==> flow/design.v <==
`timescale 1ns/1ps
module solution (
    input clk,
    input rst,
    input row_valid,
    input [281:0] row_data,
    output reg [63:0] splitters_hit,
    output reg done
);
    localparam WIDTH = 141;
    localparam HEIGHT = 142;
    localparam ROW_BITS = 282;
    reg [31:0] y;
    reg [WIDTH-1:0] active_mask;
    reg [ROW_BITS-1:0] current_row_data;
    wire [WIDTH-1:0] next_active;
    wire [15:0]      row_hit_count;  
    genvar i;
    wire [WIDTH-1:0] effective_active;
    wire [WIDTH-1:0] is_split;
    wire [WIDTH-1:0] beam_throwing_left;  
    wire [WIDTH-1:0] beam_throwing_right;  
    wire [WIDTH-1:0] beam_passing_down;    
    generate
        for (i=0; i<WIDTH; i=i+1) begin : cells
            wire [1:0] code = current_row_data[2*i+1 : 2*i];
            assign is_split[i] = (code == 2'd1);
            wire is_source = (code == 2'd2);
            assign effective_active[i] = active_mask[i] | is_source;
            assign beam_throwing_left[i]  = effective_active[i] & is_split[i];
            assign beam_throwing_right[i] = effective_active[i] & is_split[i];
            assign beam_passing_down[i]   = effective_active[i] & (~is_split[i]);
        end
    endgenerate
    generate
        for (i=0; i<WIDTH; i=i+1) begin : routing
            wire from_left;
            wire from_right;
            wire from_up;
            if (i == 0) assign from_left = 0;
            else assign from_left = beam_throwing_right[i-1];  
            if (i == WIDTH-1) assign from_right = 0;
            else assign from_right = beam_throwing_left[i+1];  
            assign from_up = beam_passing_down[i];
            assign next_active[i] = from_left | from_right | from_up;
        end
    endgenerate
    reg [15:0] pop_count;
    integer k;
    always @(*) begin
        pop_count = 0;
        for (k=0; k<WIDTH; k=k+1) begin
            if (effective_active[k] && is_split[k]) begin
                pop_count = pop_count + 1;
            end
        end
    end
    always @(posedge clk) begin
        if (rst) begin
            y <= 0;
            active_mask <= 0;
            splitters_hit <= 0;
            done <= 0;
        end else begin
            if (!done && row_valid) begin
                splitters_hit <= splitters_hit + pop_count;
                active_mask <= next_active;
                if (y == HEIGHT - 1) begin
                    done <= 1;
                end else begin
                    y <= y + 1;
                end
            end
        end
    end
    always @(*) begin
        current_row_data = row_data;
    end
endmodule
==> flow/run.sh <==
#!/bin/bash
# the make line also repeats each setting of config.mk as NAME=value (left out here)
make -C /OpenROAD-flow-scripts/flow DESIGN_CONFIG=/design/flow/config.mk WORK_HOME=/design/flow/orfs CLKGATE_MAP_FILE= finish
==> flow/config.mk <==
export PLATFORM = sky130hd
export DESIGN_NAME = solution
export DESIGN_NICKNAME = solution
export VERILOG_FILES = /design/flow/design.v
export SDC_FILE = /design/flow/constraint.sdc
export NUM_CORES = 4
export LEC_CHECK = 0
export ABC_AREA = 1
export CAP_MARGIN = 20
export CORE_MARGIN = 2
export CORE_UTILIZATION = 61
export CTS_CLUSTER_DIAMETER = 233
export PLACE_DENSITY_LB_ADDON = 0.13
export SETUP_SLACK_MARGIN = 5.0
export SLEW_MARGIN = 20
export TNS_END_PERCENT = 5
==> flow/constraint.sdc <==
create_clock -name core_clock -period 54.4 [get_ports {clk}]
set_input_delay 10.8800 -clock core_clock [delete_from_list [all_inputs] [get_ports {clk}]]
set_output_delay 10.8800 -clock core_clock [all_outputs]
set_load 0.01 [all_outputs]
==> results.cfg, run 1 <==
; implementation run metrics
[outcome]
status = finished with violations
violations = setup timing

[synth]
yosysTopAreaCellShare = 0.172
yosysCellCount = 10700
synth.yosys.seq_area_share = 0.0839
mux_share = 0
adder_share = 0.0356
mean_instance_size_in_the_synthesized_netlist_um2 = 5.32
largest_area_cell = nand2_1
xor_area_frac = 0.00417
syn_inst = 10700
compound_area_frac = 0.0837
post-synth-top-count-cell = nand2_1
simple_gate_area_frac = 0.644
synth_flop_count = 238
netlist_area_before_placement_mm2 = 0.0568
post_synth_most_frequent_cells = nand2_1, inv_1, nor2_1
ys_chip_area_mm2 = 0.0568
synth.logic.top_family = simple AND/OR/NAND/NOR gates
async_flop_share = 0
synth.distinct_cells = 56
synth_top_flop_cell = dfxtp_1
yosys_warnings = 1
net_count_after_synthesis = 11100
count_of_library_flops_with_an_enable_pin = 0
synth.area.top_cells = nand2_1, inv_1, nand3_1

[floorplanning]
ioPinCount = 350
std_cell_rows = 111
standard_cell_core_area_mm2 = 0.0919
fp.dieArea_mm2 = 0.0955
die_y_um = 309
core_util_floorplan = 0.617
chipWidth_um = 309

[worst_setup_path]
timing.setup.critical_path_class = in2reg
worst-r2r-setup-slack_ps = -21490
critical-path-max-stage-delay_ps = 300
required_ps = 54890
critical_path.n_buffers_inverters = 109
critPathCapture = splitters_hit[62]$_SDFFE_PP0P_
worst-path-stages = 530
critical-path-top-cell-by-count = ha_4
r2r-start = active_mask[1]$_SDFFE_PP0P_
r2r.worst_path.cells = 528
path_max_fanout = 5
rr_endpoint = splitters_hit[62]$_SDFFE_PP0P_
crit_slowest_cell = ha_4
critical_path_arrival_ps = 86430
worst_setup_path_start_kind = input port
timing.critical_path.from = row_data[3]
cpLargestDelayFamily = simple AND/OR/NAND/NOR gates
timing.critical_path.to_type = register

[min_path]
hold_path_class = reg2reg
min_delay_worst_endpoint = active_mask[91]$_SDFFE_PP0P_
min_delay_path_depth = 2
worstHoldStart = active_mask[91]$_SDFFE_PP0P_

[power_and_ir_drop]
worst_ir_drop_vdd_mv = 0.0376
clock_power_share = 0.118
net-switching-power_mw = 1.12
total_leakage_power_nw = 36.3
power-per-cell-area_mw_per_mm2 = 28.8
comb_power_share = 0.795
pwr.group.clock_uw = 260
switching_share = 0.509
pg_comb_mw = 1.75
maxPowerGroup = combinational logic
flip_flop_and_latch_power_uw = 192
power_frac_seq = 0.087
power_report.internal_total_mw = 1.08

[final_timing]
finClkSkew_ps = 27.1
period_used_share = 1.58
final_max_slew_violation_count = 0
report.final.setup_viol = 63
post-route-worst-setup-slack_ps = -31540
fin_crit_ps = 85940
maxClockFrequency_mhz = 11.6
timing.max_slew.rel_slack = 0.235
rsz0062_at_grt = true
finalHoldViolations = 0
holdWs_ps = 477
max_slew.worst_pin.slew_ps = 1140

[route]
wl_per_cell_um = 12.4
drt_drc_violations_left = 0
routed_via_density = 5.25
dr.first_iter.drc_count = 4260
drt_pass1_iterations = 9
drt_wl_total_um = 171000
antenna_violating_nets_post_route = 0
route.vias.total = 72100

[global_route]
largest_net_degree_at_the_start_of_global_routing = 108
global_route_wire_length_before_repair_um = 270000
first_global_vias = 66900
globalRouteTotalUtil = 0.318
global_route.overflow_total = 0
grt_antenna_before_repair = 17

[clock_tree]
cts_root_buf = clkbuf_16
inserted_clock_buffers = 35
tritoncts = yes
insertion_delay_ps = 630
clock_sink_count = 238
postCtsHoldBufs = 0
htree_levels = 2
cts.path.max_buffers = 3
path_clk_slew_ps = 60

[placement]
io_buffers = 349
dp_hpwl_um = 129000
gpl.final_weighted_congestion = 0.923
place.detailed.instances = 13600

[cells_and_area]
instances_no_fill = 13700
net_count_reported_at_finish = 12900
area_growth_pct = 35.1

[job]
drv.max_cap_violation_count = 0
warnings = 36
cell type report:
type                            instances  area, µm²
Antenna cell                           16       40.0
Fill cell                            6385      15300
Timing Repair Buffer                 1788      14300
Tap cell                             1243       1560
Inverter                             2170       8280
Multi-Input combinational cell       8210      46500
Clock inverter                         18        270
Sequential cell                       238       4760
Clock buffer                           46        977
metrics by stage:
| stage | area [µm²] | util | setup WS [ps] | TNS, ps | power [mW] |
|---|---|---|---|---|---|
| final | 76700 | 0.834 | -31540 | -1950740 | 2.21 |
| after global routing | 76700 | 0.834 | -34150 | -2111340 | 2.38 |
| after CTS | 74600 | 0.812 | -32410 | -2010300 | 2.02 |
| after detailed placement | 73000 | 0.794 | -34280 | -2122230 | 1.72 |
| after global placement | 73000 | 0.794 | -31470 | -1945840 | 1.64 |
| after floorplan | 58000 | - | -29620 | -1825760 | 1.23 |
routing by layer:
layer / vias to the layer above / track usage / wire length [µm]
met5: - / 0 / 40
li1: 37200 / - / -
met3: 581 / 0.0375 / 7580
met1: 32600 / 0.344 / 68300
met4: 6 / 0.129 / 7330
met2: 1800 / 0.619 / 87300
repair_timing:
action | 4_1_cts | 5_1_grt
gates resized | 88 | 307
setup buffers | 9 | 72
pin swaps | 40 | 182
endpoints found under the hold margin | 0 | 0
endpoints found under the setup margin | 63 | 63
==> run 2, diff against run 1 <==
- ABC_AREA: 1 -> unset
- CORE_ASPECT_RATIO: unset -> 1.77
- CORE_UTILIZATION: 61 -> 49
- CTS_CLUSTER_DIAMETER: 233 -> 36
- PLACE_DENSITY_LB_ADDON: 0.13 -> 0.26
- TNS_END_PERCENT: 5 -> unset
- clock period: 54.4 -> 100.0 ns (I/O delays scaled with it)
==> results.cfg, run 2 <==
; implementation run metrics
[placement]
place.detailed.instances = 9650
io_buffers = 349
dp_hpwl_um = 139000
place_area_mm2 = 0.0633
gpl.final_weighted_congestion = 0.934

[synth]
synth.yosys.seq_area_share = 0.0821
synth.area.top_cells = xnor2_1, dfxtp_1, xor2_1
mux_share = 0.0261
mean_instance_size_in_the_synthesized_netlist_um2 = 7.28
simple_gate_area_frac = 0.327
synth_flop_count = 238
xor_area_frac = 0.307
post-synth-top-count-cell = nor2_1
yosysCellCount = 7969
ys_chip_area_mm2 = 0.0580
largest_area_cell = xnor2_1
async_flop_share = 0
post_synth_most_frequent_cells = nor2_1, xnor2_1, nand2_1
synth.distinct_cells = 151
compound_area_frac = 0.184
adder_share = 0.0367
net_count_after_synthesis = 8415
yosys_warnings = 1
netlist_area_before_placement_mm2 = 0.0580
synth.logic.top_family = simple AND/OR/NAND/NOR gates
yosysTopAreaCellShare = 0.135
syn_inst = 7969
count_of_library_flops_with_an_enable_pin = 0
synth_top_flop_cell = dfxtp_1

[worst_setup_path]
rr_endpoint = splitters_hit[52]$_SDFFE_PP0P_
timing.critical_path.to_type = register
critical-path-top-cell-by-count = ha_4
cpLargestDelayFamily = adder cells
timing.critical_path.from = row_data[3]
r2r.worst_path.cells = 458
worst_setup_path_start_kind = input port
critPathCapture = splitters_hit[52]$_SDFFE_PP0P_
required_ps = 100500
crit_slowest_cell = or4bb_1
critical_path_arrival_ps = 94310
r2r-start = active_mask[0]$_SDFFE_PP0P_
critical-path-max-stage-delay_ps = 540
path_max_fanout = 5
worst-r2r-setup-slack_ps = 25220
timing.setup.critical_path_class = in2reg
critical_path.n_buffers_inverters = 44
worst-path-stages = 459

[clock_tree]
clock_sink_count = 238
postCtsHoldBufs = 0
cts_root_buf = clkbuf_16
inserted_clock_buffers = 50
tritoncts = yes
htree_levels = 2
cts.path.max_buffers = 3
path_clk_slew_ps = 60
insertion_delay_ps = 660

[power_and_ir_drop]
net-switching-power_uw = 521
power-per-cell-area_mw_per_mm2 = 15.7
clock_power_share = 0.155
maxPowerGroup = combinational logic
pwr.group.clock_uw = 173
comb_power_share = 0.754
flip_flop_and_latch_power_uw = 102
worst_ir_drop_vdd_mv = 0.0191
power_frac_seq = 0.091
total_leakage_power_nw = 25.9
power_report.internal_total_uw = 594
switching_share = 0.467
pg_comb_uw = 840

[final_timing]
period_used_share = 0.938
finClkSkew_ps = 54.3
max_slew.worst_pin.slew_ps = 1130
finalHoldViolations = 0
fin_crit_ps = 93820
rsz0062_at_grt = true
timing.max_slew.rel_slack = 0.243
final_max_slew_violation_count = 0
holdWs_ps = 486
setup-tns-final_ps = 0
maxClockFrequency_mhz = 10.7
report.final.setup_viol = 0

[route]
routed_via_density = 5.94
wl_per_cell_um = 18.1
drt_wl_total_um = 183000
antenna_violating_nets_post_route = 0
dr.first_iter.drc_count = 3153
drt_pass1_iterations = 6
route.vias.total = 60200
drt_drc_violations_left = 0

[cells_and_area]
area_growth_pct = 22.4
layout.cell_area.non_filler_mm2 = 0.0710
post-route-util = 0.602
instances_no_fill = 10100
net_count_reported_at_finish = 8977

[global_route]
largest_net_degree_at_the_start_of_global_routing = 154
global_route.overflow_total = 0
grt_antenna_before_repair = 30
first_global_vias = 59100
global_route_wire_length_before_repair_um = 287000
globalRouteTotalUtil = 0.280

[job]
warnings = 40
drv.max_cap_violation_count = 0

[floorplanning]
standard_cell_core_area_mm2 = 0.118
fp.dieArea_mm2 = 0.121
core_util_floorplan = 0.492
std_cell_rows = 168
die_y_um = 462
ioPinCount = 350
chipWidth_um = 263

[min_path]
min_delay_path_depth = 2
worstHoldStart = splitters_hit[10]$_SDFFE_PP0P_
hold_path_class = reg2reg
min_delay_worst_endpoint = splitters_hit[10]$_SDFFE_PP0P_

[outcome]
status = complete, no violations
-- run 2: area by class of cell --
type | instances | area, µm²
Multi-Input combinational cell | 7204 | 54800
Clock buffer | 55 | 1290
Timing Repair Buffer | 738 | 6600
Antenna cell | 28 | 70.1
Clock inverter | 38 | 437
Tap cell | 1530 | 1910
Fill cell | 10600 | 46900
Sequential cell | 238 | 4760
Inverter | 299 | 1130
-- run 2: per-layer routing --
| metal | wire, µm | vias up | track usage | share of wire |
|---|---|---|---|---|
| met4 | 8790 | 16 | 0.136 | 0.048 |
| met5 | 106 | - | 0 | 0.00058 |
| li1 | - | 29500 | - | - |
| met3 | 7630 | 529 | 0.0290 | 0.042 |
| met1 | 69800 | 28600 | 0.295 | 0.38 |
| met2 | 96600 | 1560 | 0.548 | 0.53 |
-- run 2: timing repair --
action                     in CTS  in global routing
cloned                          0                  1
resized                       165                436
setup endpoints to repair      63                 63
pin swaps                     182                346
buffers inserted              212                146
-- run 2: metrics by stage --
| stage | setup WS [ps] | total power, mW |
|---|---|---|
| global placement | -626 | 0.675 |
| global route | 2970 | 1.20 |
| detailed placement | -2890 | 0.686 |
| floorplan | 5020 | 0.571 |
| finish | 6180 | 1.12 |
| CTS | 3130 | 0.942 |
==> run 3, diff against run 2 <==
- ABC_AREA: unset -> 1
- CORE_ASPECT_RATIO: 1.77 -> unset
- CORE_UTILIZATION: 49 -> 72
- CTS_CLUSTER_DIAMETER: 36 -> unset
- CTS_CLUSTER_SIZE: unset -> 77
- PLACE_DENSITY: unset -> 0.65
- PLACE_DENSITY_LB_ADDON: 0.26 -> unset
- SETUP_SLACK_MARGIN: 5.0 -> unset
- TNS_END_PERCENT: unset -> 5
- clock period: 100.0 -> 83.1 ns (I/O delays scaled with it)
==> results.cfg, run 3 <==
; generated from flow reports
[floorplanning]
std_cell_rows = 102
core_util_floorplan = 0.730
ioPinCount = 350
chipWidth_um = 285
fp.dieArea_mm2 = 0.0811
die_y_um = 285
standard_cell_core_area_mm2 = 0.0777

[synth]
count_of_library_flops_with_an_enable_pin = 0
adder_share = 0.0356
synth_flop_count = 238
simple_gate_area_frac = 0.644
largest_area_cell = nand2_1
ys_chip_area_mm2 = 0.0568
mean_instance_size_in_the_synthesized_netlist_um2 = 5.32
syn_inst = 10700
synth.distinct_cells = 56
post-synth-top-count-cell = nand2_1
compound_area_frac = 0.0837
xor_area_frac = 0.00417
synth.yosys.seq_area_share = 0.0839
mux_share = 0
post_synth_most_frequent_cells = nand2_1, inv_1, nor2_1
synth.area.top_cells = nand2_1, inv_1, nand3_1
async_flop_share = 0
yosys_warnings = 1
synth_top_flop_cell = dfxtp_1
synth.logic.top_family = simple AND/OR/NAND/NOR gates
netlist_area_before_placement_mm2 = 0.0568
yosysTopAreaCellShare = 0.172
net_count_after_synthesis = 11100
yosysCellCount = 10700

[placement]
io_buffers = 349
gpl.final_weighted_congestion = 0.948
dp_hpwl_um = 128000

[global_route]
global_route.overflow_total = 36
globalRouteTotalUtil = 0.569

[outcome]
status = aborted with a tool error
error_message = [ERROR GRT-0232] Routing congestion too high. Check the congestion heatmap in the GUI.
stop_stage = global routing

[clock_tree]
cts.path.max_buffers = 3
inserted_clock_buffers = 34
postCtsHoldBufs = 0
clock_sink_count = 238
htree_levels = 2
cts_root_buf = clkbuf_16
==> run 3: what timing repair did <==
| action | 4_1_cts |
|---|---|
| setup endpoints to repair | 63 |
| setup buffers | 15 |
| gates resized | 57 |
| pin swaps | 31 |
==> run 3: per-layer routing <==
metal,GRT overflow,track usage
met3,6,0.311
met4,17,0.537
met1,0,0.551
met2,13,0.852
met5,0,0.0866
==> run 3: stage by stage <==
| step | instances | instance area, µm² | hold slack [ps] | worst slack [ps] |
|---|---|---|---|---|
| 2_1_floorplan | 10700 | 58000 | 444 | -6660 |
| 3_3_place_gp | 12500 | 66600 | 453 | -8400 |
| 3_5_place_dp | 12500 | 66600 | 468 | -11340 |
| 4_1_cts | 12600 | 68100 | 478 | -10100 |
==> run 4, diff against run 3 <==
- CELL_PAD_IN_SITES_DETAIL_PLACEMENT: unset -> 1
- CORE_ASPECT_RATIO: unset -> 1.63
- CORE_UTILIZATION: 72 -> 37
- CTS_CLUSTER_SIZE: 77 -> unset
- MAX_ROUTING_LAYER: unset -> met4
- PLACE_DENSITY: 0.65 -> unset
- TNS_END_PERCENT: 5 -> unset
- clock period: 83.1 -> 149.0 ns (I/O delays scaled with it)
==> results.cfg, run 4 <==
; implementation run metrics
[outcome]
status = complete, no violations

[power_and_ir_drop]
power-per-cell-area_mw_per_mm2 = 9.43
worst_ir_drop_vdd_mv = 0.00726
comb_power_share = 0.730
power_uw = 603
maxPowerGroup = combinational logic
flip_flop_and_latch_power_uw = 69.9
net-switching-power_uw = 342
pg_comb_uw = 440
switching_share = 0.567
power_frac_seq = 0.116
pwr.group.clock_uw = 92.7
power_report.internal_total_uw = 261
clock_power_share = 0.154
total_leakage_power_nw = 29.3

[worst_setup_path]
timing.setup.critical_path_class = in2reg
r2r.worst_path.cells = 519
critPathCapture = splitters_hit[56]$_SDFFE_PP0P_
crit_slowest_cell = clkdlybuf4s50_1
timing.critical_path.from = row_data[2]
critical-path-top-cell-by-count = ha_1
required_ps = 149550
worst-path-stages = 520
cpLargestDelayFamily = simple AND/OR/NAND/NOR gates
rr_endpoint = splitters_hit[56]$_SDFFE_PP0P_
worst_setup_path_start_kind = input port
timing.critical_path.to_type = register
critical-path-max-stage-delay_ps = 500
critical_path_arrival_ps = 126760
worst-r2r-setup-slack_ps = 52160
path_max_fanout = 5
critical_path.n_buffers_inverters = 105
r2r-start = active_mask[1]$_SDFFE_PP0P_

[synth]
synth_flop_count = 238
async_flop_share = 0
netlist_area_before_placement_mm2 = 0.0568
largest_area_cell = nand2_1
ys_chip_area_mm2 = 0.0568
synth.distinct_cells = 56
synth.area.top_cells = nand2_1, inv_1, nand3_1
mean_instance_size_in_the_synthesized_netlist_um2 = 5.32
post-synth-top-count-cell = nand2_1
synth.logic.top_family = simple AND/OR/NAND/NOR gates
simple_gate_area_frac = 0.644
adder_share = 0.0356
count_of_library_flops_with_an_enable_pin = 0
compound_area_frac = 0.0837
post_synth_most_frequent_cells = nand2_1, inv_1, nor2_1
net_count_after_synthesis = 11100
xor_area_frac = 0.00417
mux_share = 0
yosys_warnings = 1
syn_inst = 10700
yosysCellCount = 10700
yosysTopAreaCellShare = 0.172
synth.yosys.seq_area_share = 0.0839
synth_top_flop_cell = dfxtp_1

[global_route]
largest_net_degree_at_the_start_of_global_routing = 97
globalRouteTotalUtil = 0.228
grt_antenna_before_repair = 27
global_route.overflow_total = 0
global_route_wire_length_before_repair_um = 304000
first_global_vias = 69000

[final_timing]
setup-tns-final_ps = 0
fin_crit_ps = 126210
finalHoldViolations = 0
report.final.setup_viol = 0
finClkSkew_ps = 36.9
timing.max_slew.rel_slack = 0.255
holdWs_ps = 482
maxClockFrequency_mhz = 7.92
final_max_slew_violation_count = 0
rsz0062_at_grt = false
max_slew.worst_pin.slew_ps = 1120
period_used_share = 0.847

[job]
warnings = 30
drv.max_cap_violation_count = 0

[clock_tree]
tritoncts = yes
insertion_delay_ps = 650
post_cts_buffers = 0
inserted_clock_buffers = 37
postCtsHoldBufs = 0
cts.repair.resized = 0
cts.path.max_buffers = 3
htree_levels = 2
cts_root_buf = clkbuf_16
path_clk_slew_ps = 60
clock_sink_count = 238

[cells_and_area]
net_count_reported_at_finish = 11500
area_growth_pct = 12.6

[floorplanning]
core_util_floorplan = 0.372
standard_cell_core_area_mm2 = 0.152
chipWidth_um = 311
std_cell_rows = 183
die_y_um = 504
fp.dieArea_mm2 = 0.157
ioPinCount = 350

[placement]
gpl.final_weighted_congestion = 0.891
dp_hpwl_um = 154000
io_buffers = 349

[route]
antenna_violating_nets_post_route = 0
wl_per_cell_um = 13.7
routed_via_density = 5.07
drt_drc_violations_left = 0
drt_wl_total_um = 179000
dr.first_iter.drc_count = 1849
route.vias.total = 66400
drt_pass1_iterations = 5

[min_path]
hold_path_class = reg2reg
worstHoldStart = active_mask[91]$_SDFFE_PP0P_
min_delay_worst_endpoint = active_mask[91]$_SDFFE_PP0P_
min_delay_path_depth = 2
==> run 4: layout make-up <==
type	instances	area, µm²
Inverter	2170	8190
Fill cell	22300	88600
Timing Repair Buffer	356	3540
Sequential cell	238	4760
Antenna cell	29	72.6
Clock inverter	13	163
Tap cell	2035	2550
Clock buffer	51	1030
Multi-Input combinational cell	8210	43600
==> run 4: routing by layer <==
layer,up-vias,share of wire,global-route usage
met2,609,0.53,0.442
met4,0,0.036,0.0839
met1,31300,0.41,0.235
met3,244,0.025,0.0227
met5,-,0,-
li1,34300,-,-
==> run 4: per-stage QoR <==
step | std cells | utilization | setup WS, ps | area (µm²)
global route | 13100 | 0.419 | 16120 | 63900
floorplan | 10700 | - | 32540 | 56800
detailed placement | 13000 | 0.411 | 22070 | 62600
finish | 13100 | 0.419 | 22790 | 63900
global placement | 13000 | 0.411 | 26920 | 62600
CTS | 13100 | 0.419 | 22520 | 63800
==> run 5, diff against run 4 <==
- CELL_PAD_IN_SITES_DETAIL_PLACEMENT: 1 -> unset
- CORE_ASPECT_RATIO: 1.63 -> unset
- CORE_UTILIZATION: 37 -> 68
- CTS_CLUSTER_SIZE: unset -> 72
- MAX_ROUTING_LAYER: met4 -> unset
- PLACE_DENSITY: unset -> 0.65
- TNS_END_PERCENT: unset -> 80
- clock period: 149.0 -> 83.1 ns (I/O delays scaled with it)
==> results.cfg, run 5 <==
; implementation run metrics
[outcome]
status = finished with violations
violations = setup timing

[worst_setup_path]
rr_endpoint = splitters_hit[62]$_SDFFE_PP0P_
r2r-start = active_mask[1]$_SDFFE_PP0P_
timing.setup.critical_path_class = in2reg
worst-path-stages = 527
timing.critical_path.from = row_data[3]
timing.critical_path.to_type = register
critical_path.n_buffers_inverters = 112
worst_setup_path_start_kind = input port
critical-path-top-cell-by-count = ha_4
cpLargestDelayFamily = simple AND/OR/NAND/NOR gates
required_ps = 83590
path_max_fanout = 5
r2r.worst_path.cells = 525
crit_slowest_cell = ha_1
worst-r2r-setup-slack_ps = 6190
critical_path_arrival_ps = 93190
critical-path-max-stage-delay_ps = 330
critPathCapture = splitters_hit[62]$_SDFFE_PP0P_

[final_timing]
fin_crit_ps = 92700
post-route-worst-setup-slack_ps = -9600
rsz0062_at_grt = true
timing.max_slew.rel_slack = 0.187
setup-tns-final_ps = -568300
maxClockFrequency_mhz = 10.8
max_slew.worst_pin.slew_ps = 1220
period_used_share = 1.12
finClkSkew_ps = 29.4
finalHoldViolations = 0
report.final.setup_viol = 63
final_max_slew_violation_count = 0

[cells_and_area]
net_count_reported_at_finish = 12100
num-fill-cells = 4936
post-route-util = 0.868
area_growth_pct = 25.9

[power_and_ir_drop]
pg_comb_mw = 1.18
flip_flop_and_latch_power_uw = 126
power_report.internal_total_uw = 696
switching_share = 0.531
comb_power_share = 0.796
net-switching-power_uw = 788
maxPowerGroup = combinational logic
power_frac_seq = 0.085
worst_ir_drop_vdd_mv = 0.0271
total_leakage_power_nw = 33.0
pwr.group.clock_uw = 176
power-per-cell-area_mw_per_mm2 = 20.8
clock_power_share = 0.119

[synth]
async_flop_share = 0
synth.area.top_cells = nand2_1, inv_1, nand3_1
post_synth_most_frequent_cells = nand2_1, inv_1, nor2_1
synth.distinct_cells = 56
mean_instance_size_in_the_synthesized_netlist_um2 = 5.32
ys_chip_area_mm2 = 0.0568
syn_inst = 10700
largest_area_cell = nand2_1
synth.logic.top_family = simple AND/OR/NAND/NOR gates
synth.yosys.seq_area_share = 0.0839
mux_share = 0
yosys_warnings = 1
synth_flop_count = 238
synth_top_flop_cell = dfxtp_1
yosysTopAreaCellShare = 0.172
adder_share = 0.0356
count_of_library_flops_with_an_enable_pin = 0
post-synth-top-count-cell = nand2_1
yosysCellCount = 10700
net_count_after_synthesis = 11100
xor_area_frac = 0.00417
simple_gate_area_frac = 0.644
compound_area_frac = 0.0837
netlist_area_before_placement_mm2 = 0.0568

[route]
drt_wl_total_um = 188000
wl_met2_um = 90200
wl_met3_um = 13700
route.vias.total = 73400
wl_per_cell_um = 14.7
antenna_violating_nets_post_route = 0
routed.top_layer = met5
drt_pass1_iterations = 12
drt_drc_violations_left = 0
routed_via_density = 5.74
dr.first_iter.drc_count = 6612
wirelength_met1_um = 70700

[clock_tree]
clock_sink_count = 238
htree_levels = 2
path_clk_slew_ps = 60
cts_root_buf = clkbuf_16
inserted_clock_buffers = 35
cts.path.max_buffers = 3
tritoncts = yes
insertion_delay_ps = 620

[min_path]
hold_path_class = reg2reg
min_delay_worst_endpoint = active_mask[91]$_SDFFE_PP0P_
min_delay_path_depth = 2
worstHoldStart = active_mask[91]$_SDFFE_PP0P_

[global_route]
grt_antenna_before_repair = 12
global_route.overflow_total = 0
largest_net_degree_at_the_start_of_global_routing = 112
globalRouteTotalUtil = 0.344
global_route_wire_length_before_repair_um = 263000
first_global_vias = 64400

[floorplanning]
chipWidth_um = 293
std_cell_rows = 105
core_util_floorplan = 0.689
standard_cell_core_area_mm2 = 0.0824
fp.dieArea_mm2 = 0.0858
die_y_um = 293
ioPinCount = 350

[placement]
gpl.final_weighted_congestion = 0.937
io_buffers = 349
dp_hpwl_um = 125000

[job]
drv.max_cap_violation_count = 0
warnings = 44
-- run 5: final cells by class --
cell class | count | area [µm²] | area share
sequential | 238 | 4760 | 0.0667
timing repair buffer | 1022 | 8640 | 0.121
clock inverter | 21 | 333 | 0.00466
multi-input combinational | 8210 | 47100 | 0.659
tap | 1070 | 1340 | 0.0187
clock buffer | 42 | 942 | 0.0132
inverter | 2170 | 8320 | 0.116
antenna | 14 | 35.0 | 0.000490
-- run 5: stage by stage --
step | area (µm²) | power [mW] | hold slack, ps | std cells | setup slack [ps]
2_1_floorplan | 58100 | 0.803 | 444 | 10700 | -6650
3_3_place_gp | 66800 | 1.01 | 454 | 12600 | -8480
3_5_place_dp | 66800 | 1.07 | 474 | 12600 | -11520
4_1_cts | 68400 | 1.26 | 482 | 12700 | -9760
5_1_grt | 71500 | 1.59 | 503 | 12800 | -11700
6_report | 71500 | 1.48 | 484 | 12800 | -9600
-- run 5: per-layer routing --
layer	vias up	track usage
li1	35700	-
met1	32800	0.380
met2	3577	0.659
met3	1352	0.0328
met4	2	0.152
met5	-	0
-- run 5: repair_timing --
item	CTS	global route
setup endpoints to repair	63	63
gates cloned	0	0
hold buffers	0	0
gates resized	74	443
buffers inserted	9	113
pin swaps	40	241
==> run 6, diff against run 5 <==
- CELL_PAD_IN_SITES_DETAIL_PLACEMENT: unset -> 2
- CELL_PAD_IN_SITES_GLOBAL_PLACEMENT: unset -> 2
- CORE_ASPECT_RATIO: unset -> 1.63
- CORE_MARGIN: 2 -> 8
- CORE_UTILIZATION: 68 -> 53
- CTS_CLUSTER_DIAMETER: unset -> 285
- CTS_CLUSTER_SIZE: 72 -> unset
- GPL_TIMING_DRIVEN: unset -> 0
- HOLD_SLACK_MARGIN: unset -> 0.13
- MAX_ROUTING_LAYER: unset -> met5
- MIN_ROUTING_LAYER: unset -> met2
- PLACE_DENSITY: 0.65 -> unset
- PLACE_DENSITY_LB_ADDON: unset -> 0.29
- SLEW_MARGIN: 20 -> 5
- TNS_END_PERCENT: 80 -> unset
- clock period: 83.1 -> 149.0 ns (I/O delays scaled with it)
==> results.cfg, run 6 <==
; generated from flow reports
[floorplanning]
fp.dieArea_mm2 = 0.118
core_util_floorplan = 0.533
standard_cell_core_area_mm2 = 0.106
die_y_um = 434
chipWidth_um = 272
std_cell_rows = 153

[synth]
mean_instance_size_in_the_synthesized_netlist_um2 = 5.32
yosysTopAreaCellShare = 0.172
netlist_area_before_placement_mm2 = 0.0568
yosysCellCount = 10700
synth_top_flop_cell = dfxtp_1
largest_area_cell = nand2_1
mux_share = 0
synth_flop_count = 238
count_of_library_flops_with_an_enable_pin = 0
synth.logic.top_family = simple AND/OR/NAND/NOR gates
compound_area_frac = 0.0837
synth.distinct_cells = 56
yosys_warnings = 1
async_flop_share = 0
post-synth-top-count-cell = nand2_1
simple_gate_area_frac = 0.644
post_synth_most_frequent_cells = nand2_1, inv_1, nor2_1
xor_area_frac = 0.00417
adder_share = 0.0356
net_count_after_synthesis = 11100
syn_inst = 10700
synth.yosys.seq_area_share = 0.0839
synth.area.top_cells = nand2_1, inv_1, nand3_1
ys_chip_area_mm2 = 0.0568

[outcome]
stop_stage = global placement without I/O
error_message = [ERROR FLW-0024] Place density exceeds 1.0 (current PLACE_DENSITY_LB_ADDON =  0.29). Please check if the value of  PLACE_DENSITY_LB_ADDON is between 0 and 0.99.
status = aborted with a tool error
==> run 7, diff against run 6 <==
- CELL_PAD_IN_SITES_DETAIL_PLACEMENT: 2 -> unset
- CELL_PAD_IN_SITES_GLOBAL_PLACEMENT: 2 -> unset
- CORE_ASPECT_RATIO: 1.63 -> unset
- CORE_MARGIN: 8 -> 2
- CORE_UTILIZATION: 53 -> 72
- CTS_CLUSTER_DIAMETER: 285 -> unset
- CTS_CLUSTER_SIZE: unset -> 88
- GPL_TIMING_DRIVEN: 0 -> unset
- HOLD_SLACK_MARGIN: 0.13 -> unset
- MAX_ROUTING_LAYER: met5 -> unset
- MIN_ROUTING_LAYER: met2 -> unset
- PLACE_DENSITY_LB_ADDON: 0.29 -> 0.19
- SETUP_SLACK_MARGIN: unset -> -2.0
- SLEW_MARGIN: 5 -> 20
- TNS_END_PERCENT: unset -> 5
- clock period: 149.0 -> 82.8 ns (I/O delays scaled with it)
==> results.cfg, run 7 <==
; generated from flow reports
[outcome]
status = aborted with a tool error
stop_stage = global routing
error_message = [ERROR GRT-0232] Routing congestion too high. Check the congestion heatmap in the GUI.

[synth]
yosysTopAreaCellShare = 0.172
synth_flop_count = 238
ys_chip_area_mm2 = 0.0568
async_flop_share = 0
post_synth_most_frequent_cells = nand2_1, inv_1, nor2_1
mux_share = 0
xor_area_frac = 0.00417
yosysCellCount = 10700
synth.area.top_cells = nand2_1, inv_1, nand3_1
syn_inst = 10700
count_of_library_flops_with_an_enable_pin = 0
synth.distinct_cells = 56
post-synth-top-count-cell = nand2_1
netlist_area_before_placement_mm2 = 0.0568
yosys_warnings = 1
synth_top_flop_cell = dfxtp_1
adder_share = 0.0356
synth.yosys.seq_area_share = 0.0839
synth.logic.top_family = simple AND/OR/NAND/NOR gates
largest_area_cell = nand2_1
compound_area_frac = 0.0837
simple_gate_area_frac = 0.644
mean_instance_size_in_the_synthesized_netlist_um2 = 5.32
net_count_after_synthesis = 11100

[floorplanning]
die_y_um = 285
fp.dieArea_mm2 = 0.0811
ioPinCount = 350
chipWidth_um = 285
std_cell_rows = 102
standard_cell_core_area_mm2 = 0.0777
core_util_floorplan = 0.730

[clock_tree]
cts.path.max_buffers = 3
clock_sink_count = 238
htree_levels = 2
cts_root_buf = clkbuf_16
inserted_clock_buffers = 34

[placement]
io_buffers = 349
place_ws_ps = -11610
gpl.final_weighted_congestion = 0.960
dp_hpwl_um = 127000
place_area_mm2 = 0.0665

[global_route]
global_route.overflow_total = 1095
globalRouteTotalUtil = 0.759
-- run 7: through the flow --
stage	power (mW)	hold slack, ps	util	cells
floorplan	0.805	444	-	10700
global placement	1.01	452	0.856	12500
detailed placement	1.08	475	0.856	12500
CTS	1.28	484	0.880	12600
-- run 7: what timing repair did --
item | 4_1_cts
resized | 104
hold buffers | 0
pin swaps | 63
endpoints found under the setup margin | 63
setup buffers | 40
-- run 7: metal layers --
| metal | overflow | global-route usage |
|---|---|---|
| met1 | 63 | 0.729 |
| met2 | 672 | 0.971 |
| met3 | 68 | 0.585 |
| met4 | 289 | 0.748 |
| met5 | 3 | 0.393 |
==> run 8, diff against run 7 <==
- CORE_UTILIZATION: 72 -> 67
- CTS_CLUSTER_SIZE: 88 -> unset
- PLACE_DENSITY_LB_ADDON: 0.19 -> unset
- SETUP_SLACK_MARGIN: -2.0 -> unset
- TNS_END_PERCENT: 5 -> unset
- clock period: 82.8 -> 71.4 ns (I/O delays scaled with it)
==> results.cfg, run 8 <==
; generated from flow reports
[synth]
count_of_library_flops_with_an_enable_pin = 0
net_count_after_synthesis = 11100
xor_area_frac = 0.00417
mux_share = 0
post-synth-top-count-cell = nand2_1
compound_area_frac = 0.0837
netlist_area_before_placement_mm2 = 0.0568
yosys_warnings = 1
largest_area_cell = nand2_1
syn_inst = 10700
synth.distinct_cells = 56
async_flop_share = 0
ys_chip_area_mm2 = 0.0568
synth_flop_count = 238
synth.yosys.seq_area_share = 0.0839
yosysCellCount = 10700
mean_instance_size_in_the_synthesized_netlist_um2 = 5.32
adder_share = 0.0356
post_synth_most_frequent_cells = nand2_1, inv_1, nor2_1
simple_gate_area_frac = 0.644
yosysTopAreaCellShare = 0.172
synth_top_flop_cell = dfxtp_1
synth.area.top_cells = nand2_1, inv_1, nand3_1
synth.logic.top_family = simple AND/OR/NAND/NOR gates

[floorplanning]
chipWidth_um = 295
standard_cell_core_area_mm2 = 0.0838
die_y_um = 295
ioPinCount = 350
std_cell_rows = 106
core_util_floorplan = 0.677
fp.dieArea_mm2 = 0.0871

[clock_tree]
inserted_clock_buffers = 36
clock_sink_count = 238
cts_root_buf = clkbuf_16
cts.path.max_buffers = 3
htree_levels = 2

[placement]
gpl.final_weighted_congestion = 0.926
io_buffers = 349
place_ws_ps = -20760
place_area_mm2 = 0.0694
dp_hpwl_um = 130000

[outcome]
status = aborted with a tool error
stop_stage = global routing
-- run 8: repair_timing --
| action | 4_1_cts |
|---|---|
| setup buffers | 26 |
| pin swaps | 60 |
| resized | 85 |
| setup endpoints to repair | 63 |
| hold buffers | 0 |
-- run 8: through the flow --
step           cells  hold slack [ps]
3_3_place_gp   13000              460
3_5_place_dp   13000              474
4_1_cts        13100              482
2_1_floorplan  10700              444
==> run 9, diff against run 8 <==
- ABC_AREA: 1 -> unset
- CORE_UTILIZATION: 67 -> 58
- clock period: 71.4 -> 66.2 ns (I/O delays scaled with it)
==> results.cfg, run 9 <==
; implementation run metrics
[outcome]
status = finished with violations
violations = setup timing

[synth]
adder_share = 0.0367
yosys_warnings = 1
compound_area_frac = 0.184
synth.yosys.seq_area_share = 0.0821
syn_inst = 7969
xor_area_frac = 0.307
synth.logic.top_family = simple AND/OR/NAND/NOR gates
mean_instance_size_in_the_synthesized_netlist_um2 = 7.28
synth.area.top_cells = xnor2_1, dfxtp_1, xor2_1
simple_gate_area_frac = 0.327
yosysTopAreaCellShare = 0.135
async_flop_share = 0
synth_top_flop_cell = dfxtp_1
ys_chip_area_mm2 = 0.0580
synth_flop_count = 238
net_count_after_synthesis = 8415
yosysCellCount = 7969
post_synth_most_frequent_cells = nor2_1, xnor2_1, nand2_1
largest_area_cell = xnor2_1
synth.distinct_cells = 151
post-synth-top-count-cell = nor2_1
count_of_library_flops_with_an_enable_pin = 0
netlist_area_before_placement_mm2 = 0.0580
mux_share = 0.0261

[worst_setup_path]
required_ps = 66670
critical-path-max-stage-delay_ps = 540
path_max_fanout = 5
rr_endpoint = splitters_hit[63]$_SDFFE_PP0P_
critical-path-top-cell-by-count = ha_1
r2r-start = active_mask[1]$_SDFFE_PP0P_
timing.setup.critical_path_class = in2reg
worst-path-stages = 465
worst-r2r-setup-slack_ps = -9380
crit_slowest_cell = or4bb_4
critPathCapture = splitters_hit[63]$_SDFFE_PP0P_
worst_setup_path_start_kind = input port
r2r.worst_path.cells = 464
timing.critical_path.from = row_data[1]
cpLargestDelayFamily = adder cells
critical_path_arrival_ps = 88480
critical_path.n_buffers_inverters = 44
timing.critical_path.to_type = register

[power_and_ir_drop]
switching_share = 0.447
comb_power_share = 0.808
flip_flop_and_latch_power_uw = 154
pwr.group.clock_uw = 200
net-switching-power_uw = 823
clock_power_share = 0.108
total_leakage_power_nw = 33.6
pg_comb_mw = 1.49
power_frac_seq = 0.083
power-per-cell-area_mw_per_mm2 = 22.5
maxPowerGroup = combinational logic
worst_ir_drop_vdd_mv = 0.0428
power_report.internal_total_mw = 1.02

[cells_and_area]
area_growth_pct = 41.3
ff_latch_area_mm2 = 0.00476
net_count_reported_at_finish = 10700
multi_input_comb_area_mm2 = 0.0540
num-fill-cells = 6734

[route]
routed_via_density = 5.84
route.vias.total = 67400
drt_drc_violations_left = 0
dr.first_iter.drc_count = 4708
antenna_violating_nets_post_route = 0
drt_wl_total_um = 195000
wl_per_cell_um = 16.9
drt_pass1_iterations = 6

[floorplanning]
die_y_um = 320
fp.dieArea_mm2 = 0.103
standard_cell_core_area_mm2 = 0.0997
std_cell_rows = 116
core_util_floorplan = 0.582
ioPinCount = 350
chipWidth_um = 320

[final_timing]
post-route-worst-setup-slack_ps = -21800
final_max_slew_violation_count = 0
period_used_share = 1.33
timing.max_slew.rel_slack = 0.291
fin_crit_ps = 88000
finalHoldViolations = 0
finClkSkew_ps = 38.2
report.final.setup_viol = 63
maxClockFrequency_mhz = 11.4
holdWs_ps = 488
rsz0062_at_grt = true
max_slew.worst_pin.slew_ps = 1040

[clock_tree]
postCtsHoldBufs = 0
tritoncts = yes
path_clk_slew_ps = 60
cts.path.max_buffers = 3
clock_sink_count = 238
inserted_clock_buffers = 34
htree_levels = 2
cts_root_buf = clkbuf_16
insertion_delay_ps = 640

[global_route]
grt-busiest-layer = met2
gr-usage-met3 = 0.0373
gr-usage-met1 = 0.428
globalRouteTotalUtil = 0.344
met2_usage = 0.610
grt_antenna_before_repair = 12
global_route_wire_length_before_repair_um = 302000
global_route.overflow_total = 0
largest_net_degree_at_the_start_of_global_routing = 103
first_global_vias = 64200

[job]
warnings = 39
drv.max_cap_violation_count = 0

[placement]
place_ws_ps = -22550
dp_hpwl_um = 148000
io_buffers = 349
gpl.final_weighted_congestion = 0.987

[min_path]
worstHoldStart = splitters_hit[7]$_SDFFE_PP0P_
min_delay_worst_endpoint = splitters_hit[7]$_SDFFE_PP0P_
min_delay_path_depth = 2
hold_path_class = reg2reg
==> run 9: through the flow <==
| step | setup TNS (ps) | util | area, µm² | cells | total power [mW] |
|---|---|---|---|---|---|
| after global placement | -1208350 | 0.777 | 77400 | 11300 | 1.31 |
| after floorplan | -1209810 | - | 59000 | 7969 | 0.888 |
| after CTS | -1295040 | 0.799 | 79700 | 11500 | 1.62 |
| after global routing | -1537600 | 0.822 | 82000 | 11500 | 1.96 |
| after detailed placement | -1380800 | 0.777 | 77400 | 11300 | 1.35 |
| final | -1330940 | 0.822 | 82000 | 11500 | 1.84 |
==> run 9: routing by layer <==
layer  wire, µm  vias to the layer above
met3      10300                      483
li1           -                    32900
met5         71                        -
met4       7310                       12
met1      82600                    31900
met2      94700                     2072
==> run 9: final cells by class <==
class / count / area share
multi-input cells: 7203 / 0.659
repair buffers: 2441 / 0.235
flip-flops and latches: 238 / 0.0581
well taps: 1298 / 0.0198
inverters: 299 / 0.0138
clock buffers: 42 / 0.0111
clock inverters: 17 / 0.00281
diodes: 11 / 0.000336
==> run 9: what timing repair did <==
action,CTS,global route
cloned,1,0
gates resized,73,311
pin swaps,70,268
buffers inserted,99,94
setup endpoints to repair,63,63
==> run 10, diff against run 9 <==
- ABC_AREA: unset -> 1
- CELL_PAD_IN_SITES_DETAIL_PLACEMENT: unset -> 1
- CELL_PAD_IN_SITES_GLOBAL_PLACEMENT: unset -> 2
- CORE_ASPECT_RATIO: unset -> 1.63
- CORE_UTILIZATION: 58 -> 37
- MAX_ROUTING_LAYER: unset -> met5
- PLACE_DENSITY_LB_ADDON: unset -> 0.29
- clock period: 66.2 -> 149.0 ns (I/O delays scaled with it)
==> results.cfg, run 10 <==
; implementation run metrics
[outcome]
status = complete, no violations

[cells_and_area]
net_count_reported_at_finish = 11500
area_growth_pct = 12.6
instances_no_fill = 13100
layout.cell_area.non_filler_mm2 = 0.0639
num-fill-cells = 22100

[min_path]
min_delay_path_depth = 2
hold_path_class = reg2reg
worstHoldStart = active_mask[0]$_SDFFE_PP0P_
min_delay_worst_endpoint = active_mask[0]$_SDFFE_PP0P_

[floorplanning]
core_util_floorplan = 0.372
chipWidth_um = 311
std_cell_rows = 183
standard_cell_core_area_mm2 = 0.152
fp.dieArea_mm2 = 0.157
die_y_um = 504
ioPinCount = 350

[power_and_ir_drop]
maxPowerGroup = combinational logic
power_report.internal_total_uw = 264
comb_power_share = 0.722
pg_comb_uw = 432
pwr.group.clock_uw = 96.4
net-switching-power_uw = 334
total_leakage_power_nw = 29.3
power_frac_seq = 0.117
worst_ir_drop_vdd_mv = 0.0104
flip_flop_and_latch_power_uw = 69.9
power-per-cell-area_mw_per_mm2 = 9.36
switching_share = 0.559
power_uw = 599
clock_power_share = 0.161

[worst_setup_path]
rr_endpoint = splitters_hit[56]$_SDFFE_PP0P_
required_ps = 149570
critPathCapture = splitters_hit[56]$_SDFFE_PP0P_
worst_setup_path_start_kind = input port
timing.critical_path.to_type = register
worst-path-stages = 519
critical_path.n_buffers_inverters = 103
timing.critical_path.from = row_data[2]
cpLargestDelayFamily = simple AND/OR/NAND/NOR gates
r2r.worst_path.cells = 518
path_max_fanout = 6
crit_slowest_cell = clkdlybuf4s50_1
r2r-start = active_mask[1]$_SDFFE_PP0P_
worst-r2r-setup-slack_ps = 53690
critical-path-top-cell-by-count = ha_1
critical_path_arrival_ps = 125210
critical-path-max-stage-delay_ps = 480
timing.setup.critical_path_class = in2reg

[final_timing]
timing.max_slew.rel_slack = 0.355
max_slew.worst_pin.slew_ps = 967
report.final.setup_viol = 0
final_max_slew_violation_count = 0
period_used_share = 0.837
finClkSkew_ps = 26.3
holdWs_ps = 470
setup-tns-final_ps = 0
maxClockFrequency_mhz = 8.02
finalHoldViolations = 0
rsz0062_at_grt = false
fin_crit_ps = 124650

[clock_tree]
insertion_delay_ps = 660
inserted_clock_buffers = 37
cts.path.max_buffers = 3
post_cts_buffers = 0
path_clk_slew_ps = 60
cts_root_buf = clkbuf_16
htree_levels = 2
postCtsHoldBufs = 0
tritoncts = yes
clock_sink_count = 238
cts.repair.resized = 0

[global_route]
largest_net_degree_at_the_start_of_global_routing = 118
grt_antenna_before_repair = 19
global_route_wire_length_before_repair_um = 304000
globalRouteTotalUtil = 0.223
first_global_vias = 68700
global_route.overflow_total = 0

[placement]
gpl.final_weighted_congestion = 0.883
io_buffers = 349
place.detailed.instances = 13000
dp_hpwl_um = 154000
place_area_mm2 = 0.0626

[synth]
ys_chip_area_mm2 = 0.0568
count_of_library_flops_with_an_enable_pin = 0
synth.logic.top_family = simple AND/OR/NAND/NOR gates
synth_flop_count = 238
mean_instance_size_in_the_synthesized_netlist_um2 = 5.32
yosysCellCount = 10700
yosys_warnings = 1
largest_area_cell = nand2_1
synth.yosys.seq_area_share = 0.0839
async_flop_share = 0
synth.distinct_cells = 56
compound_area_frac = 0.0837
synth_top_flop_cell = dfxtp_1
net_count_after_synthesis = 11100
post_synth_most_frequent_cells = nand2_1, inv_1, nor2_1
post-synth-top-count-cell = nand2_1
syn_inst = 10700
xor_area_frac = 0.00417
netlist_area_before_placement_mm2 = 0.0568
mux_share = 0
yosysTopAreaCellShare = 0.172
simple_gate_area_frac = 0.644
synth.area.top_cells = nand2_1, inv_1, nand3_1
adder_share = 0.0356

[route]
routed_via_density = 5.02
wirelength_met1_um = 72600
drt_pass1_iterations = 5
dr.first_iter.drc_count = 1692
drt_drc_violations_left = 0
routed.top_layer = met5
drt_wl_total_um = 177000
wl_met3_um = 3510
wl_met2_um = 95400
route.vias.total = 65700
wl_per_cell_um = 13.5
antenna_violating_nets_post_route = 0

[job]
drv.max_cap_violation_count = 0
warnings = 33
-- run 10: layout make-up --
cell class                      instances  area [µm²]  share of cell area
Antenna cell                           11        27.5            0.000431
Clock buffer                           50        1050              0.0165
Clock inverter                         13         199             0.00311
Inverter                             2170        8190               0.128
Multi-Input combinational cell       8210       43600               0.682
Sequential cell                       238        4760              0.0745
Tap cell                             2035        2550              0.0398
Timing Repair Buffer                  357        3550              0.0555
-- run 10: per-layer routing --
layer | track usage | vias up
met5 | 0 | -
met3 | 0.0176 | 216
met1 | 0.236 | 30700
li1 | - | 34200
met2 | 0.457 | 573
met4 | 0.0633 | 10
-- run 10: stage by stage --
stage,utilization,setup slack [ps]
final,0.419,24350
after global routing,0.419,16860
after CTS,0.419,23560
after detailed placement,0.411,23130
after global placement,0.411,26640
after floorplan,-,32540
==> run 11, diff against run 10 <==
- ABC_AREA: 1 -> unset
- CELL_PAD_IN_SITES_DETAIL_PLACEMENT: 1 -> unset
- CELL_PAD_IN_SITES_GLOBAL_PLACEMENT: 2 -> unset
- CORE_ASPECT_RATIO: 1.63 -> unset
- CORE_UTILIZATION: 37 -> 65
- MAX_ROUTING_LAYER: met5 -> unset
- PLACE_DENSITY_LB_ADDON: 0.29 -> unset
- clock period: 149.0 -> 49.8 ns (I/O delays scaled with it)
==> results.cfg, run 11 <==
; generated from flow reports
[synth]
synth.logic.top_family = simple AND/OR/NAND/NOR gates
ys_chip_area_mm2 = 0.0580
xor_area_frac = 0.307
yosysTopAreaCellShare = 0.135
mux_share = 0.0261
synth_top_flop_cell = dfxtp_1
mean_instance_size_in_the_synthesized_netlist_um2 = 7.28
post-synth-top-count-cell = nor2_1
synth_flop_count = 238
largest_area_cell = xnor2_1
simple_gate_area_frac = 0.327
async_flop_share = 0
yosys_warnings = 1
compound_area_frac = 0.184
post_synth_most_frequent_cells = nor2_1, xnor2_1, nand2_1
synth.distinct_cells = 151
netlist_area_before_placement_mm2 = 0.0580
net_count_after_synthesis = 8415
syn_inst = 7969
adder_share = 0.0367
count_of_library_flops_with_an_enable_pin = 0
yosysCellCount = 7969
synth.area.top_cells = xnor2_1, dfxtp_1, xor2_1
synth.yosys.seq_area_share = 0.0821

[floorplanning]
die_y_um = 303
core_util_floorplan = 0.657
chipWidth_um = 303
ioPinCount = 350
standard_cell_core_area_mm2 = 0.0884
std_cell_rows = 109
fp.dieArea_mm2 = 0.0917

[outcome]
error_message = [ERROR DPL-0033] detailed placement checks failed during check placement.
stop_stage = clock tree synthesis
status = aborted with a tool error

[placement]
place_ws_ps = -37840
place.detailed.instances = 11700
io_buffers = 349
dp_hpwl_um = 180000
gpl.final_weighted_congestion = 0.988
==> run 11: through the flow <==
stage	power, mW	area, µm²
floorplan	1.18	59000
global placement	1.78	81500
detailed placement	1.90	81500
==> run 12, diff against run 11 <==
- ABC_AREA: unset -> 1
- CAP_MARGIN: 20 -> 40
- CELL_PAD_IN_SITES_DETAIL_PLACEMENT: unset -> 1
- CELL_PAD_IN_SITES_GLOBAL_PLACEMENT: unset -> 3
- CORE_ASPECT_RATIO: unset -> 1.12
- CORE_MARGIN: 2 -> 3
- CORE_UTILIZATION: 65 -> 56
- CTS_CLUSTER_DIAMETER: unset -> 384
- CTS_CLUSTER_SIZE: unset -> 24
- GPL_TIMING_DRIVEN: unset -> 0
- MAX_ROUTING_LAYER: unset -> met4
- MIN_ROUTING_LAYER: unset -> met1
- PLACE_DENSITY: unset -> 0.79
- SETUP_SLACK_MARGIN: unset -> -2.0
- TNS_END_PERCENT: unset -> 40
- clock period: 49.8 -> 78.8 ns (I/O delays scaled with it)
==> results.cfg, run 12 <==
; generated from flow reports
[outcome]
status = aborted with a tool error
stop_stage = global placement without I/O
error_message = [ERROR GPL-0301] Utilization 152.275 % exceeds 100%.

[synth]
net_count_after_synthesis = 11100
synth.distinct_cells = 56
syn_inst = 10700
yosysCellCount = 10700
mux_share = 0
synth.area.top_cells = nand2_1, inv_1, nand3_1
simple_gate_area_frac = 0.644
synth_flop_count = 238
synth.logic.top_family = simple AND/OR/NAND/NOR gates
synth_top_flop_cell = dfxtp_1
ys_chip_area_mm2 = 0.0568
netlist_area_before_placement_mm2 = 0.0568
post_synth_most_frequent_cells = nand2_1, inv_1, nor2_1
count_of_library_flops_with_an_enable_pin = 0
largest_area_cell = nand2_1
yosysTopAreaCellShare = 0.172
mean_instance_size_in_the_synthesized_netlist_um2 = 5.32
async_flop_share = 0
compound_area_frac = 0.0837
synth.yosys.seq_area_share = 0.0839
post-synth-top-count-cell = nand2_1
yosys_warnings = 1
adder_share = 0.0356
xor_area_frac = 0.00417

[floorplanning]
die_y_um = 343
fp.dieArea_mm2 = 0.105
core_util_floorplan = 0.569
chipWidth_um = 307
std_cell_rows = 122
standard_cell_core_area_mm2 = 0.0997
==> run 13, diff against run 12 <==
- CAP_MARGIN: 40 -> 20
- CELL_PAD_IN_SITES_DETAIL_PLACEMENT: 1 -> unset
- CELL_PAD_IN_SITES_GLOBAL_PLACEMENT: 3 -> unset
- CORE_ASPECT_RATIO: 1.12 -> unset
- CORE_MARGIN: 3 -> 2
- CORE_UTILIZATION: 56 -> 58
- CTS_CLUSTER_DIAMETER: 384 -> unset
- CTS_CLUSTER_SIZE: 24 -> unset
- GPL_TIMING_DRIVEN: 0 -> unset
- MAX_ROUTING_LAYER: met4 -> unset
- MIN_ROUTING_LAYER: met1 -> unset
- PLACE_DENSITY: 0.79 -> unset
- SETUP_SLACK_MARGIN: -2.0 -> unset
- TNS_END_PERCENT: 40 -> 5
- clock period: 78.8 -> 85.5 ns (I/O delays scaled with it)
==> results.cfg, run 13 <==
; implementation run metrics
[clock_tree]
cts_root_buf = clkbuf_16
clock_sink_count = 238
tritoncts = yes
cts.path.max_buffers = 3
htree_levels = 2
path_clk_slew_ps = 60
postCtsHoldBufs = 0
insertion_delay_ps = 620
inserted_clock_buffers = 35

[worst_setup_path]
path_max_fanout = 4
critical_path.n_buffers_inverters = 130
worst-path-stages = 546
critPathCapture = splitters_hit[62]$_SDFFE_PP0P_
cpLargestDelayFamily = simple AND/OR/NAND/NOR gates
r2r-start = active_mask[1]$_SDFFE_PP0P_
crit_slowest_cell = clkdlybuf4s50_1
worst-r2r-setup-slack_ps = 9180
required_ps = 85990
critical_path_arrival_ps = 93410
timing.critical_path.to_type = register
timing.setup.critical_path_class = in2reg
worst_setup_path_start_kind = input port
critical-path-max-stage-delay_ps = 420
rr_endpoint = splitters_hit[62]$_SDFFE_PP0P_
r2r.worst_path.cells = 546
timing.critical_path.from = row_data[1]
critical-path-top-cell-by-count = nand2_2

[min_path]
worstHoldStart = active_mask[91]$_SDFFE_PP0P_
hold_path_class = reg2reg
min_delay_worst_endpoint = active_mask[91]$_SDFFE_PP0P_
min_delay_path_depth = 2

[synth]
yosys_warnings = 1
mean_instance_size_in_the_synthesized_netlist_um2 = 5.32
count_of_library_flops_with_an_enable_pin = 0
largest_area_cell = nand2_1
synth_flop_count = 238
net_count_after_synthesis = 11100
async_flop_share = 0
post_synth_most_frequent_cells = nand2_1, inv_1, nor2_1
compound_area_frac = 0.0837
mux_share = 0
xor_area_frac = 0.00417
netlist_area_before_placement_mm2 = 0.0568
synth.area.top_cells = nand2_1, inv_1, nand3_1
post-synth-top-count-cell = nand2_1
yosysTopAreaCellShare = 0.172
synth.logic.top_family = simple AND/OR/NAND/NOR gates
synth.distinct_cells = 56
syn_inst = 10700
synth.yosys.seq_area_share = 0.0839
yosysCellCount = 10700
ys_chip_area_mm2 = 0.0568
adder_share = 0.0356
simple_gate_area_frac = 0.644
synth_top_flop_cell = dfxtp_1

[outcome]
violations = setup timing
status = finished with violations

[final_timing]
final_max_slew_violation_count = 0
rsz0062_at_grt = true
post-route-worst-setup-slack_ps = -7420
finClkSkew_ps = 37.4
setup-tns-final_ps = -429460
max_slew.worst_pin.slew_ps = 961
maxClockFrequency_mhz = 10.8
timing.max_slew.rel_slack = 0.359
finalHoldViolations = 0
fin_crit_ps = 92920
period_used_share = 1.09
report.final.setup_viol = 63

[power_and_ir_drop]
flip_flop_and_latch_power_uw = 122
switching_share = 0.508
net-switching-power_uw = 630
clock_power_share = 0.123
power-per-cell-area_mw_per_mm2 = 17.8
pwr.group.clock_uw = 153
worst_ir_drop_vdd_mv = 0.0162
total_leakage_power_nw = 32.3
power_report.internal_total_uw = 610
maxPowerGroup = combinational logic
pg_comb_uw = 965
power_frac_seq = 0.098
comb_power_share = 0.778

[global_route]
gr-usage-met3 = 0.0265
first_global_vias = 60300
globalRouteTotalUtil = 0.281
met2_usage = 0.532
largest_net_degree_at_the_start_of_global_routing = 192
gr-usage-met1 = 0.327
grt_antenna_before_repair = 8
grt-busiest-layer = met2
global_route.overflow_total = 0
global_route_wire_length_before_repair_um = 249000

[placement]
io_buffers = 349
dp_hpwl_um = 121000
gpl.final_weighted_congestion = 0.923
place.detailed.instances = 12800
place_ws_ps = -8540

[route]
drt_drc_violations_left = 0
routed_via_density = 5.08
drt_wl_total_um = 146000
wl_per_cell_um = 11.3
antenna_violating_nets_post_route = 0
route.vias.total = 65700
dr.first_iter.drc_count = 2570
drt_pass1_iterations = 6

[cells_and_area]
instances_no_fill = 12900
area_growth_pct = 22.9
net_count_reported_at_finish = 12100

[floorplanning]
die_y_um = 317
standard_cell_core_area_mm2 = 0.0969
fp.dieArea_mm2 = 0.100
std_cell_rows = 114
ioPinCount = 350
core_util_floorplan = 0.586
chipWidth_um = 317

[job]
drv.max_cap_violation_count = 0
warnings = 41
==> run 13: routing by layer <==
layer | vias up | part of all wire
met5 | - | 0.00018
li1 | 35500 | -
met4 | 4 | 0.027
met2 | 783 | 0.50
met3 | 202 | 0.031
met1 | 29200 | 0.44
==> run 13: layout make-up <==
class	instances	area [µm²]
Multi-Input combinational cell	8210	45800
Fill cell	8971	27100
Inverter	2170	8200
Timing Repair Buffer	969	8160
Sequential cell	238	4760
Tap cell	1276	1600
Clock buffer	48	1000
Clock inverter	15	183
Antenna cell	9	22.5
==> run 13: what timing repair did <==
item                                    4_1_cts  5_1_grt
pin swaps                                    59       55
endpoints found under the setup margin       63       63
setup buffers                                83        8
gates resized                                82      192
gates cloned                                  0        0
==> run 13: metrics by stage <==
step / area (µm²) / total power, mW / hold slack, ps / util
6_report: 69800 / 1.24 / 481 / 0.720
5_1_grt: 69800 / 1.37 / 488 / 0.720
4_1_cts: 69000 / 1.22 / 480 / 0.712
3_5_place_dp: 66800 / 1.02 / 463 / 0.690
3_3_place_gp: 66800 / 0.987 / 455 / 0.690
2_1_floorplan: 58000 / 0.779 / 444 / -
==> run 14, diff against run 13 <==
- CORE_UTILIZATION: 58 -> 72
- CTS_CLUSTER_SIZE: unset -> 97
- TNS_END_PERCENT: 5 -> unset
- clock period: 85.5 -> 160.0 ns (I/O delays scaled with it)
==> results.cfg, run 14 <==
; implementation run metrics
[power_and_ir_drop]
flip_flop_and_latch_power_uw = 65.3
power_frac_seq = 0.116
worst_ir_drop_vdd_mv = 0.0101
maxPowerGroup = combinational logic
pg_comb_uw = 408
pwr.group.clock_uw = 91.5
net-switching-power_uw = 314
comb_power_share = 0.722
power_report.internal_total_uw = 251
power-per-cell-area_mw_per_mm2 = 9.00
power_uw = 565
clock_power_share = 0.162
total_leakage_power_nw = 29.4
switching_share = 0.556

[synth]
post_synth_most_frequent_cells = nand2_1, inv_1, nor2_1
synth.yosys.seq_area_share = 0.0839
yosysTopAreaCellShare = 0.172
synth.area.top_cells = nand2_1, inv_1, nand3_1
mux_share = 0
compound_area_frac = 0.0837
largest_area_cell = nand2_1
mean_instance_size_in_the_synthesized_netlist_um2 = 5.32
netlist_area_before_placement_mm2 = 0.0568
async_flop_share = 0
yosys_warnings = 1
count_of_library_flops_with_an_enable_pin = 0
simple_gate_area_frac = 0.644
yosysCellCount = 10700
ys_chip_area_mm2 = 0.0568
post-synth-top-count-cell = nand2_1
syn_inst = 10700
synth.logic.top_family = simple AND/OR/NAND/NOR gates
synth.distinct_cells = 56
synth_top_flop_cell = dfxtp_1
adder_share = 0.0356
net_count_after_synthesis = 11100
synth_flop_count = 238
xor_area_frac = 0.00417

[worst_setup_path]
timing.critical_path.to_type = register
worst-path-stages = 519
critical_path_arrival_ps = 128250
r2r.worst_path.cells = 517
required_ps = 160460
timing.setup.critical_path_class = in2reg
critical-path-top-cell-by-count = ha_1
crit_slowest_cell = o21ai_0
cpLargestDelayFamily = simple AND/OR/NAND/NOR gates
path_max_fanout = 6
critical_path.n_buffers_inverters = 103
critical-path-max-stage-delay_ps = 520
r2r-start = active_mask[1]$_SDFFE_PP0P_
worst_setup_path_start_kind = input port
worst-r2r-setup-slack_ps = 63850
critPathCapture = splitters_hit[62]$_SDFFE_PP0P_
rr_endpoint = splitters_hit[62]$_SDFFE_PP0P_
timing.critical_path.from = row_data[3]

[route]
wl_per_cell_um = 12.4
routed_via_density = 5.46
drt_wl_total_um = 150000
drt_drc_violations_left = 0
antenna_violating_nets_post_route = 0
dr.first_iter.drc_count = 4088
drt_pass1_iterations = 8
route.vias.total = 66000

[clock_tree]
insertion_delay_ps = 610
cts.path.max_buffers = 3
path_clk_slew_ps = 60
post_cts_buffers = 0
htree_levels = 2
postCtsHoldBufs = 0
inserted_clock_buffers = 36
clock_sink_count = 238
tritoncts = yes
cts.repair.resized = 0
cts_root_buf = clkbuf_16

[cells_and_area]
num-fill-cells = 5663
area_growth_pct = 10.5
net_count_reported_at_finish = 11500

[outcome]
status = complete, no violations

[global_route]
first_global_vias = 62200
met2_usage = 0.665
global_route.overflow_total = 0
gr-usage-met3 = 0.0411
gr-usage-met1 = 0.397
global_route_wire_length_before_repair_um = 257000
grt-busiest-layer = met2
globalRouteTotalUtil = 0.355
grt_antenna_before_repair = 15
largest_net_degree_at_the_start_of_global_routing = 219

[final_timing]
period_used_share = 0.799
final_max_slew_violation_count = 0
setup-tns-final_ps = 0
timing.max_slew.rel_slack = 0.306
max_slew.worst_pin.slew_ps = 1040
finalHoldViolations = 0
fin_crit_ps = 127790
report.final.setup_viol = 0
rsz0062_at_grt = false
finClkSkew_ps = 41.6
maxClockFrequency_mhz = 7.83

[min_path]
hold_path_class = reg2reg
min_delay_worst_endpoint = active_mask[0]$_SDFFE_PP0P_
worstHoldStart = active_mask[0]$_SDFFE_PP0P_
min_delay_path_depth = 2

[floorplanning]
chipWidth_um = 285
standard_cell_core_area_mm2 = 0.0777
die_y_um = 285
ioPinCount = 350
fp.dieArea_mm2 = 0.0811
std_cell_rows = 102
core_util_floorplan = 0.730

[placement]
dp_hpwl_um = 120000
gpl.final_weighted_congestion = 0.978
io_buffers = 349

[job]
drv.max_cap_violation_count = 0
warnings = 35
==> run 14: layout make-up <==
type | instances | area (µm²) | area share
multi-input cells | 8210 | 43600 | 0.695
inverters | 2170 | 8190 | 0.130
flip-flops and latches | 238 | 4760 | 0.0759
repair buffers | 355 | 3550 | 0.0565
well taps | 1040 | 1300 | 0.0207
clock buffers | 44 | 991 | 0.0158
clock inverters | 20 | 320 | 0.00511
diodes | 15 | 37.5 | 0.000598
==> run 14: layer usage <==
metal  vias up  wire (µm)
met2      1718      74100
met5         -         13
li1      34300          -
met4         2       6160
met1     29600      62000
met3       434       7300
==> run 14: metrics by stage <==
step / instances / hold slack [ps] / instance area (µm²) / util / setup WS (ps)
global placement: 12000 / 454 / 61400 / 0.790 / 36710
detailed placement: 12000 / 467 / 61400 / 0.790 / 32960
CTS: 12100 / 475 / 62700 / 0.807 / 32880
floorplan: 10700 / 444 / 56800 / - / 41340
global route: 12100 / 504 / 62700 / 0.807 / 25830
finish: 12100 / 483 / 62700 / 0.807 / 32210
Power is estimated from default activity; no workload was simulated.
